## job 1738
// top
module top(input clk, por, reset, start_stop, mode, edit_shift, inc, output reg buzzer, output [0:6] seg,output [3:0] digit,output reg [4:0] mode_value);
Size in the first run: about 3000 cells after synthesis, about 240 flip-flops, roughly 24 I/O pins.
clock: 4.21 ns
lec_check: 0
abc_area: 1
cap_margin: 10
core_margin: 2
core_utilization: 72
cts_cluster_diameter: 28
hold_slack_margin: -0.09
setup_slack_margin: 1.16
slew_margin: 20
run.sh (not shown) runs the stock make flow with config.mk's settings and CLKGATE_MAP_FILE=.
For job 1738, the flow was terminated by a tool error in global routing (5_1_grt) and produced no final design.
Inputs modified between job 1738 and job 7880:
- CAP_MARGIN now 20, was 10
- HOLD_SLACK_MARGIN no longer set, was -0.09
- CTS_CLUSTER_DIAMETER no longer set, was 28
- ABC_AREA no longer set, was 1
- CORE_UTILIZATION now 58, was 72
- SETUP_SLACK_MARGIN now -0.42, was 1.16
- the clock period (ns, I/O delays scaled along) now 7.0, was 4.21
==> results <==
- Sort job 1738 and job 7880 by yosys cell count, descending, and job 1738 comes first.
- Job 7880 vs. job 1738: starting utilization of the core area decreased by 15 points relative to the old numbers; simple-gate area share of the yosys netlist went down 5.3 points; yosys-reported design area after synthesis decreased 6.6%.
- Every stage of the flow completed for job 7880, and the final layout passed the timing, design-rule and antenna checks.
Edits applied to the flow inputs when going from job 7880 to job 2631:
- CORE_UTILIZATION: 58 -> 40
- CTS_CLUSTER_SIZE: unset -> 44
- SLEW_MARGIN: 20 -> 35
- SETUP_SLACK_MARGIN: -0.42 -> unset
- the clock period (ns, I/O delays scaled along): 7.0 -> 10.0
### Flow results
Total track usage: job 2631 < job 7880
Job 2631 packs its core more loosely than job 7880.
In the tables for job 7880 and job 2631, number of core rows reads higher with job 2631.
~same layout buffering overhead excluding clock cells in job 7880 and job 2631
Cmp job 2631 vs job 7880: placement-stage worst setup slack higher in job 2631
Going from job 7880 to job 2631, footprint of the multi-input gates up 51 um^2; clock network power share went down by 1.4 points; share of total power in combinational logic grew by 0.4 points; power per unit of standard cell area decreased about 32%; relative area change from synthesis to final layout +1.2 points.
Taking job 7880 over job 2631, the reported combinational group power ratio works out to 1.4.

## v16
top again, from the RTL that the note above started with.
export LEC_CHECK = 0
export ABC_AREA = 0
export CAP_MARGIN = 20
export CELL_PAD_IN_SITES_DETAIL_PLACEMENT = 1
export CORE_MARGIN = 6
export CORE_UTILIZATION = 70
export CTS_CLUSTER_DIAMETER = 182
export CTS_CLUSTER_SIZE = 44
export GPL_TIMING_DRIVEN = 0
export MAX_ROUTING_LAYER = met5
export MIN_ROUTING_LAYER = met2
export PLACE_DENSITY = 0.89
export SLEW_MARGIN = 35
export TNS_END_PERCENT = 40
create_clock -name core_clock -period 10.0 [get_ports {clk}]
v16: it failed with a tool error in detailed placement (3_5_place_dp), so there are no final results.
## Diff of input files: v32 against v16
- removing ABC_AREA (formerly 0)
- removing GPL_TIMING_DRIVEN (formerly 0)
- removing MAX_ROUTING_LAYER (formerly met5)
- removing MIN_ROUTING_LAYER (formerly met2)
- changing CORE_MARGIN from 6 to 2
- removing TNS_END_PERCENT (formerly 40)
- changing SLEW_MARGIN from 35 to 20
- changing CORE_UTILIZATION from 70 to 17
- removing CELL_PAD_IN_SITES_DETAIL_PLACEMENT (formerly 1)
- removing CTS_CLUSTER_DIAMETER (formerly 182)
- removing CTS_CLUSTER_SIZE (formerly 44)
- removing PLACE_DENSITY (formerly 0.89)
- changing the clock period (ns, I/O delays scaled along) from 10.0 to 7.58
## What came out
v32 | stages: all done | timing, DRC, antenna: all pass
Number of primary I/O pins: v16 vs v32 identical
v32 vs v16: global placer's final weighted congestion down by more than 10%
Per the comparison of v32 with v16, share of synthesized registers carrying an async set or reset saw little to no change, floorplan-stage core utilization shows a reduction of 54 points.
The inputs of v33 differ from those of v32 as listed below.
- CTS_CLUSTER_DIAMETER: unset -> 29
- PLACE_DENSITY_LB_ADDON: unset -> 0.2
- SETUP_SLACK_MARGIN: unset -> 1.09
- ABC_AREA: unset -> 1
- CORE_UTILIZATION: 17 -> 72
- the clock period (ns, I/O delays scaled along): 7.58 -> 4.86
## What came out
Per the final summary, v33 finished and its layout is clean on timing, DRC and antenna.
Looking at part of the power in the clock network, v33 sits above v32.
The core utilization of v33 exceeds that of v32 by 65 points.
The worst setup slack reported for v33 is smaller than that of v32 by 0.16 ns.
Comparing layout clock buffer count for v33 and v32, the smaller number came from v32.
Post-placement cell area up about 0.4% in v33 wrt v32
Edits applied to the flow inputs when going from v33 to v1:
- putting MAX_ROUTING_LAYER at met4 where nothing was set
- putting HOLD_SLACK_MARGIN at -0.09 where nothing was set
- putting CTS_CLUSTER_SIZE at 80 where nothing was set
- swapping 20 for 40 in SLEW_MARGIN
- swapping 4.86 for 4.24 in the clock period (ns, I/O delays scaled along)
Findings:
- Compared with v33, post-place instance area in v1 increased slightly.
- Flow for v1 halted at global routing (5_1_grt), error code ODB-0269.
- Looking at number of CTS-inserted buffers, v1 sits above v33.
- Compare v1 and v33 | number of setup buffers added after CTS lower: v33
- Of v1 and v33, v33 shows the lower final weighted congestion in routability-driven placement, with v1 above it.
diff inputs: v1 => v19
- MAX_ROUTING_LAYER removed (was met4)
- CORE_UTILIZATION changed from 72 to 40
- HOLD_SLACK_MARGIN removed (was -0.09)
- SETUP_SLACK_MARGIN changed from 1.09 to 1.57
- SLEW_MARGIN changed from 40 to 20
- CTS_CLUSTER_SIZE removed (was 80)
- CTS_CLUSTER_DIAMETER removed (was 29)
- ABC_AREA removed (was 1)
- PLACE_DENSITY_LB_ADDON removed (was 0.2)
- the clock period (ns, I/O delays scaled along) changed from 4.24 to 7.58
- [compare] base=v1 new=v19: floorplan die height moved up; weighted congestion reported at the end of routability-driven placement moved down; simple-gate portion of the synthesized area moved down; chip area line of the yosys report moved down; number of unique standard cell types used by synthesis moved up.
- v19 reached the end of the flow, and the finished layout is clean on the timing, design-rule and antenna checks.
- Number of register bits inferred by synthesis came out exactly the same in v19 and v1.
- Of v19 and v1, v1 shows the higher post-CTS setup buffer count, with v19 below it.
- The synthesized cell area in v19 was lower than what v1 gave.
- Diff v1 -> v19: post-synthesis net count fell about 21%; parity-gate share of the synthesized area counting xor and xnor cells rose 2.7 points; number of enable flip-flop cells about even.
What v27 does differently from v19 at the input level:
- SETUP_SLACK_MARGIN: 1.57 -> unset
- CORE_UTILIZATION: 40 -> 65
- the clock period (ns, I/O delays scaled along): 7.58 -> 4.25
## What came out
- Fraction of power consumed by the clock network, v19 and v27, lower one = v27.
- Between v19 and v27, the difference in area used by multi-input combinational logic is negligible.
- Between v19 and v27, share of the cycle needed by the critical path after routing increased.
- From v27 to v19, synthesized cell count did not move at all.
- met1 track demand over resource in global routing, v19 and v27, lower one = v19.
- Relative to v19, post-CTS setup buffer count decreased by 1 in v27.
- Going from v19 to v27, post-placement setup slack shrinks by 0.96 ns.
- Compared to v19, the routing of v27 uses less wire.

Starting RTL as in the previous note.
clock: 7.73 ns
lec_check: 0
abc_area: 0
cap_margin: 20
cell_pad_in_sites_global_placement: 1
core_aspect_ratio: 0.64
core_margin: 6
core_utilization: 23
cts_cluster_diameter: 260
gpl_timing_driven: 0
hold_slack_margin: 0.06
max_routing_layer: met4
min_routing_layer: met2
setup_slack_margin: 0.02
slew_margin: 40
The starting point produced a clean layout.
Then changed:
==> flow/config.mk (replaced) <==
export PLATFORM = sky130hd
export DESIGN_NAME = top
export DESIGN_NICKNAME = top
export VERILOG_FILES = /design/flow/design.v
export SDC_FILE = /design/flow/constraint.sdc
export NUM_CORES = 4
export LEC_CHECK = 0
export CAP_MARGIN = 20
export CORE_MARGIN = 2
export CORE_UTILIZATION = 40
export SLEW_MARGIN = 20
==> flow/constraint.sdc (replaced) <==
create_clock -name core_clock -period 5.06 [get_ports {clk}]
set_input_delay 1.0120 -clock core_clock [delete_from_list [all_inputs] [get_ports {clk}]]
set_output_delay 1.0120 -clock core_clock [all_outputs]
set_load 0.01 [all_outputs]
The changed run passed the timing, design-rule and antenna checks.
Sequential cell count does not change.
Clock-buffer cell count goes down by 3.
Final cell count decreases by 15%.
Routed wire length goes down by 40%.
Sequential share of layout area grows by 1.4 points.
Die area shrinks by 45%.
Total power increases by 43%.
Cell area fell by 5.5%.
Then changed:
--- a/flow/config.mk
+++ b/flow/config.mk
@@ -10 +10,3 @@
-export CORE_UTILIZATION = 40
+export CORE_UTILIZATION = 66
+export HOLD_SLACK_MARGIN = -0.08
+export SETUP_SLACK_MARGIN = -0.42
@@ -11,0 +14 @@
+export TNS_END_PERCENT = 5
==> flow/constraint.sdc (replaced) <==
create_clock -name core_clock -period 7.0 [get_ports {clk}]
set_input_delay 1.4000 -clock core_clock [delete_from_list [all_inputs] [get_ports {clk}]]
set_output_delay 1.4000 -clock core_clock [all_outputs]
set_load 0.01 [all_outputs]
The changed run completed without violations.
Final area decreases by a few percent.
Clock power decreases by a quarter to a third.
Wire length decreases by a little under a tenth.
Total power decreases by a quarter to a third.
Global-route usage increases by 11 points.
Setup slack gains 0.47 ns.
Then changed:
--- a/flow/config.mk
+++ b/flow/config.mk
@@ -7,0 +8 @@
+export ABC_AREA = 1
@@ -10,3 +11,2 @@
-export CORE_UTILIZATION = 66
-export HOLD_SLACK_MARGIN = -0.08
-export SETUP_SLACK_MARGIN = -0.42
+export CORE_UTILIZATION = 72
+export CTS_CLUSTER_DIAMETER = 259
@@ -14 +13,0 @@
-export TNS_END_PERCENT = 5
==> flow/constraint.sdc (replaced) <==
create_clock -name core_clock -period 6.66 [get_ports {clk}]
set_input_delay 1.3320 -clock core_clock [delete_from_list [all_inputs] [get_ports {clk}]]
set_output_delay 1.3320 -clock core_clock [all_outputs]
set_load 0.01 [all_outputs]
Clock-buffer cell count rose by 4.
Final area rose by 7.5%.
Via count rose by 20%.
Total power rose by 26%.

Setup of quartz:
top again, from the RTL that the note above started with.
Settings: LEC_CHECK=0, ABC_AREA=1, CAP_MARGIN=20, CORE_ASPECT_RATIO=0.64, CORE_MARGIN=6, CORE_UTILIZATION=40, CTS_CLUSTER_DIAMETER=320, GPL_TIMING_DRIVEN=0, MAX_ROUTING_LAYER=met4, MIN_ROUTING_LAYER=met2, SLEW_MARGIN=40; clock period 7.73 ns.
quartz | ERROR | 5_1_grt
For lagoon, these inputs were changed with respect to quartz:
==> flow/config.mk <==
export PLATFORM = sky130hd
export DESIGN_NAME = top
export DESIGN_NICKNAME = top
export VERILOG_FILES = /design/flow/design.v
export SDC_FILE = /design/flow/constraint.sdc
export NUM_CORES = 4
export LEC_CHECK = 0
export ABC_AREA = 1
export CAP_MARGIN = 20
export CORE_MARGIN = 2
export CORE_UTILIZATION = 72
export PLACE_DENSITY_LB_ADDON = 0.2
export SLEW_MARGIN = 20
==> flow/constraint.sdc <==
create_clock -name core_clock -period 6.66 [get_ports {clk}]
set_input_delay 1.3320 -clock core_clock [delete_from_list [all_inputs] [get_ports {clk}]]
set_output_delay 1.3320 -clock core_clock [all_outputs]
set_load 0.01 [all_outputs]
--- outcome ---
- Placement-stage cell area, lagoon and quartz: lower on lagoon
- Compared with quartz, lagoon shows count of buffers from port buffering higher by about 15%.
- Number of rows created at floorplan, lagoon and quartz, higher one = quartz.
- Of lagoon and quartz, only lagoon finishes the flow clean.
- Status: quartz FAILED at 5_1_grt (tool error)
Here is what was changed in the inputs of xenon compared with lagoon.
diff --git a/flow/config.mk b/flow/config.mk
--- a/flow/config.mk
+++ b/flow/config.mk
@@ -9 +9 @@
-export CAP_MARGIN = 20
+export CAP_MARGIN = 10
@@ -12 +12,3 @@
-export PLACE_DENSITY_LB_ADDON = 0.2
+export CTS_CLUSTER_DIAMETER = 259
+export HOLD_SLACK_MARGIN = -0.09
+export SETUP_SLACK_MARGIN = 0.53
==> flow/constraint.sdc <==
create_clock -name core_clock -period 4.21 [get_ports {clk}]
set_input_delay 0.8420 -clock core_clock [delete_from_list [all_inputs] [get_ports {clk}]]
set_output_delay 0.8420 -clock core_clock [all_outputs]
set_load 0.01 [all_outputs]
Notes after the runs:
- Final area: xenon and lagoon compared, higher one is xenon
- met2 track demand over resource was lower in the run labelled xenon.
- Highest-delay cell along the critical path = sky130_fd_sc_hd__dfxtp_1: lagoon; highest-delay cell along the critical path = sky130_fd_sc_hd__clkdlybuf4s50_1: xenon
- xenon against lagoon: flip-flop count saw little to no change, area taken by flip-flops and latches saw an increase.
- As of xenon, total power had risen by more than half compared to lagoon.
- Worst setup slack: xenon lower than lagoon
- The run showing the greater post-cts repair resize count is xenon.
No activity file was given, so power comes from the tool's default toggle rates.
